==> v10: inputs <==
Design reflex_core, start of the top module:
module reflex_core (
    input wire clk,                   
    input wire rst_n,                 
    input wire signed [15:0] z_pos,   
    input wire signed [15:0] z_vel,   
    input wire signed [15:0] kp_gain,
    input wire signed [15:0] kd_gain,
    input wire signed [15:0] vel_threshold,  
    output reg signed [15:0] u_out,   
    output reg guardian_active        
);
make LEC_CHECK=0 ABC_AREA=1 CAP_MARGIN=20 CELL_PAD_IN_SITES_GLOBAL_PLACEMENT=2 CORE_MARGIN=2 CORE_UTILIZATION=19 CTS_CLUSTER_SIZE=21 GPL_ROUTABILITY_DRIVEN=1 GPL_TIMING_DRIVEN=0 HOLD_SLACK_MARGIN=0.13 MIN_ROUTING_LAYER=met2 PLACE_DENSITY=0.64 SETUP_SLACK_MARGIN=0.71 SLEW_MARGIN=20 TNS_END_PERCENT=50 finish   # period 9.42 ns
run.sh (not shown) runs the stock make flow with config.mk's settings and CLKGATE_MAP_FILE=.
==> v2 (differences from v10) <==
Settings changed: ABC_AREA 1 to not set, CELL_PAD_IN_SITES_GLOBAL_PLACEMENT 2 to not set, CORE_UTILIZATION 19 to 72, CTS_CLUSTER_SIZE 21 to 14, GPL_ROUTABILITY_DRIVEN 1 to not set, GPL_TIMING_DRIVEN 0 to not set, HOLD_SLACK_MARGIN 0.13 to not set, MIN_ROUTING_LAYER met2 to not set, PLACE_DENSITY 0.64 to not set, PLACE_DENSITY_LB_ADDON set to 0.24, SETUP_SLACK_MARGIN 0.71 to not set, TNS_END_PERCENT 50 to not set.
==> flow/constraint.sdc (replaced) <==
create_clock -name core_clock -period 6.32 [get_ports {clk}]
set_input_delay 1.2640 -clock core_clock [delete_from_list [all_inputs] [get_ports {clk}]]
set_output_delay 1.2640 -clock core_clock [all_outputs]
set_load 0.01 [all_outputs]
==> v7 (differences from v10) <==
Settings changed: CELL_PAD_IN_SITES_GLOBAL_PLACEMENT 2 to not set, GPL_ROUTABILITY_DRIVEN 1 to 0, HOLD_SLACK_MARGIN 0.13 to not set, MIN_ROUTING_LAYER met2 to not set, TNS_END_PERCENT 50 to 20.
==> flow/constraint.sdc (replaced) <==
create_clock -name core_clock -period 8.0 [get_ports {clk}]
set_input_delay 1.6000 -clock core_clock [delete_from_list [all_inputs] [get_ports {clk}]]
set_output_delay 1.6000 -clock core_clock [all_outputs]
set_load 0.01 [all_outputs]
==> qor summary <==
Outcome: v10 complete, no violations; v7 complete, no violations; v2 finished with violations
Violated checks: v10 -; v7 -; v2 setup timing
Met2 Track Usage GR: v10 21.1%; v7 18.4%; v2 78.5%
Data arrival time of the critical path: v10 8.65 ns; v7 7.39 ns; v2 7.98 ns
Maximum cell stage delay along the critical path: v10 0.72 ns; v7 0.61 ns; v2 0.84 ns
Area overhead of the layout relative to synthesis: v10 12.3%; v7 14.7%; v2 27.4%
Slowest stage cell on the critical path: v10 sky130_fd_sc_hd__fa_2; v7 sky130_fd_sc_hd__fa_1; v2 sky130_fd_sc_hd__fa_1
Pre-antenna DRT Iters: v10 7; v7 5; v2 8
Final setup skew: v10 0.0235 ns; v7 0.00719 ns; v2 0.00774 ns
Worst Max-Slew Pin Slew: v10 0.840 ns; v7 0.891 ns; v2 0.778 ns
Effective utilization at floorplan: v10 19.1%; v7 19.1%; v2 72.9%
Combinational gate area: v10 20900 sq um; v7 21100 sq um; v2 22400 sq um
Detail-routed via count per cell: v10 5.34; v7 3.97; v2 6.66
RSZ-0062 raised after global routing: v10 false; v7 true; v2 true
Non-clk invs: v10 1080; v7 1080; v2 699
Global-route layer with the greatest usage: v10 met3; v7 met2; v2 met2
WP depth: v10 18; v7 25; v2 26
Worst-case hold slack: v10 0.869 ns; v7 0.791 ns; v2 0.837 ns
Non-clock buffering overhead: v10 3.68%; v7 5.04%; v2 15.2%
Post-synthesis compound-gate area fraction: v10 3.84%; v7 3.84%; v2 8.41%
Via count of the first global-routing pass: v10 36000; v7 23600; v2 26800

---

==> inputs of run a <==
==> flow/design.v <==
module reflex_core (
    input wire clk,                   
    input wire rst_n,                 
    input wire signed [15:0] z_pos,   
    input wire signed [15:0] z_vel,   
    input wire signed [15:0] kp_gain,
    input wire signed [15:0] kd_gain,
    input wire signed [15:0] vel_threshold,  
    output reg signed [15:0] u_out,   
    output reg guardian_active        
);
    reg signed [31:0] p_term;
    reg signed [31:0] d_term;
    reg signed [31:0] raw_sum;
    localparam signed [15:0] MAX_OUT = 16'd2000;   
    localparam signed [15:0] MIN_OUT = -16'd2000;  
    always @(posedge clk or negedge rst_n) begin
        if (!rst_n) begin
            u_out <= 16'd0;
            guardian_active <= 1'b0;
            p_term <= 32'd0;
            d_term <= 32'd0;
        end else begin
            if (($signed(z_vel) > $signed(vel_threshold)) || 
                ($signed(z_vel) < -$signed(vel_threshold))) begin
                guardian_active <= 1'b1;
                d_term <= z_vel * (kd_gain <<< 1); 
            end else begin
                guardian_active <= 1'b0;
                d_term <= z_vel * kd_gain;
            end
            p_term <= z_pos * kp_gain;  
            raw_sum = -(p_term + d_term); 
            if (raw_sum > MAX_OUT) 
                u_out <= MAX_OUT;
            else if (raw_sum < MIN_OUT) 
                u_out <= MIN_OUT;
            else
                u_out <= raw_sum[15:0];  
        end
    end
endmodule
==> flow/run.sh <==
#!/bin/bash
# the make line also repeats each setting of config.mk as NAME=value (left out here)
make -C /OpenROAD-flow-scripts/flow DESIGN_CONFIG=/design/flow/config.mk WORK_HOME=/design/flow/orfs CLKGATE_MAP_FILE= finish
==> flow/config.mk <==
export PLATFORM = sky130hd
export DESIGN_NAME = reflex_core
export DESIGN_NICKNAME = reflex_core
export VERILOG_FILES = /design/flow/design.v
export SDC_FILE = /design/flow/constraint.sdc
export NUM_CORES = 4
export LEC_CHECK = 0
export ABC_AREA = 0
export CAP_MARGIN = 0
export CELL_PAD_IN_SITES_DETAIL_PLACEMENT = 1
export CORE_ASPECT_RATIO = 0.68
export CORE_MARGIN = 9
export CORE_UTILIZATION = 62
export CTS_CLUSTER_DIAMETER = 108
export GPL_ROUTABILITY_DRIVEN = 1
export GPL_TIMING_DRIVEN = 0
export MAX_ROUTING_LAYER = met4
export MIN_ROUTING_LAYER = met2
export PLACE_DENSITY = 0.89
export SETUP_SLACK_MARGIN = -0.39
export SLEW_MARGIN = 10
export TNS_END_PERCENT = 85
==> flow/constraint.sdc <==
create_clock -name core_clock -period 7.92 [get_ports {clk}]
set_input_delay 1.5840 -clock core_clock [delete_from_list [all_inputs] [get_ports {clk}]]
set_output_delay 1.5840 -clock core_clock [all_outputs]
set_load 0.01 [all_outputs]
==> run b (differences from run a) <==
Settings changed: CAP_MARGIN 0 to 20, CELL_PAD_IN_SITES_DETAIL_PLACEMENT 1 to unset, CORE_ASPECT_RATIO 0.68 to 1.78, CORE_MARGIN 9 to 10, CORE_UTILIZATION 62 to 34, CTS_CLUSTER_DIAMETER 108 to 233, GPL_ROUTABILITY_DRIVEN 1 to unset, GPL_TIMING_DRIVEN 0 to unset, HOLD_SLACK_MARGIN set to 0.15, PLACE_DENSITY 0.89 to unset, PLACE_DENSITY_LB_ADDON set to 0.22, SLEW_MARGIN 10 to 20, TNS_END_PERCENT 85 to unset.
==> qor summary <==
| metric | run a | run b |
|---|---|---|
| Chip Height | 186.5 um | 388.1 um |
| Post-Place Cell Area | 27,550 um^2 | 30,080 um^2 |
| Effective utilization at floorplan | 63.03% | 34.12% |
| CTS hold repair buffers | 0 | 0 |
| Die boundary width | 265.8 um | 226.8 um |
| Library cell with the highest instance count after synthesis | sky130_fd_sc_hd__inv_1 | sky130_fd_sc_hd__inv_1 |
| Number of placed instances with taps included | 3,503 | 4,125 |
| Clock Sinks | 81 | 81 |
| Xor and xnor fraction of the mapped netlist area | 3.607% | 3.607% |
| Top cell type's share of synthesized area | 40.61% | 40.61% |
| Row count | 61 | 135 |
| AND/OR/NAND/NOR Cells, Area Fraction | 15.02% | 15.02% |
| Commonest flop | sky130_fd_sc_hd__dfrtp_1 | sky130_fd_sc_hd__dfrtp_1 |
| Net count after synthesis | 3,733 | 3,733 |
| Placer's final routability congestion estimate | 1.055 | 1.016 |
| Total setup buffers inserted after CTS | 7 | 0 |
| Total Die Area | 49,560 um^2 | 88,010 um^2 |
| Library cells used by synthesis | 79 | 79 |
| Place WS | -2.064 ns | -0.3684 ns |
| Area of the core region | 41,060 um^2 | 75,840 um^2 |
| Number of cells upsized or downsized after cts | 200 | 0 |
| Post-detail-place hpwl | 84,460 um | 59,110 um |
| Total clock buffers created by CTS | 9 | 9 |
| Result of the run | stopped before the end | complete, but fails checks |
| Failing step | 5_1_grt | - |
| Layout check failures | - | setup timing |

---

==> onyx <==
// reflex_core: RTL as listed in full above, without the edits since
clock: 7.92 ns
lec_check: 0
abc_area: 0
cap_margin: 0
cell_pad_in_sites_detail_placement: 1
core_aspect_ratio: 1.78
core_margin: 9
core_utilization: 62
cts_cluster_diameter: 108
gpl_routability_driven: 1
gpl_timing_driven: 0
max_routing_layer: met4
min_routing_layer: met2
place_density: 0.89
setup_slack_margin: -0.39
slew_margin: 10
tns_end_percent: 85
==> juniper (differences from onyx) <==
==> flow/config.mk (replaced) <==
export PLATFORM = sky130hd
export DESIGN_NAME = reflex_core
export DESIGN_NICKNAME = reflex_core
export VERILOG_FILES = /design/flow/design.v
export SDC_FILE = /design/flow/constraint.sdc
export NUM_CORES = 4
export LEC_CHECK = 0
export ABC_AREA = 0
export CAP_MARGIN = 20
export CORE_ASPECT_RATIO = 1.31
export CORE_MARGIN = 10
export CORE_UTILIZATION = 63
export CTS_CLUSTER_DIAMETER = 233
export CTS_CLUSTER_SIZE = 98
export HOLD_SLACK_MARGIN = 0.15
export MAX_ROUTING_LAYER = met4
export MIN_ROUTING_LAYER = met1
export SETUP_SLACK_MARGIN = -0.39
export SLEW_MARGIN = 20
export TNS_END_PERCENT = 35
==> results <==
quantity	onyx	juniper
Result of the run	stopped before the end	finished with violations
Last stage reached	global routing (5_1_grt)	-
Violated checks	-	setup timing
Adder Share, Synth	0.530	0.530
Count of instances resized after the clock tree is built	272	0
Die area	0.0497 sq mm	0.0497 sq mm
Core Region	0.0411 sq mm	0.0404 sq mm
Pre-CTS worst setup slack	-2.02 ns	-0.314 ns
Flops out of synthesis	81	81
Site row count	99	84
Number of buffers added for setup after CTS	6	0
Total cells reported by yosys after synthesis	2869	2869
Half-perimeter wire length of the detailed placement result	95.3 mm	55.3 mm
Final RePlAce weighted congestion	1.16	0.984
Horiz. Die Dim	171 um	197 um
Dpl cells	3523	3646
Placement Cell Area	0.0276 sq mm	0.0292 sq mm
Total of hold buffers inserted after clock tree synthesis	0	0
Core utilization before placement	0.629	0.641
Share of Yosys cell area claimed by the top area cell type	0.406	0.406
Sinks on Clock Net	81	81
Area fraction in xor and xnor cells	0.0361	0.0361
Die Ht	291 um	252 um
Multiplexer share of the synthesized area	0.00754	0.00754
Yosys warning count	1	1
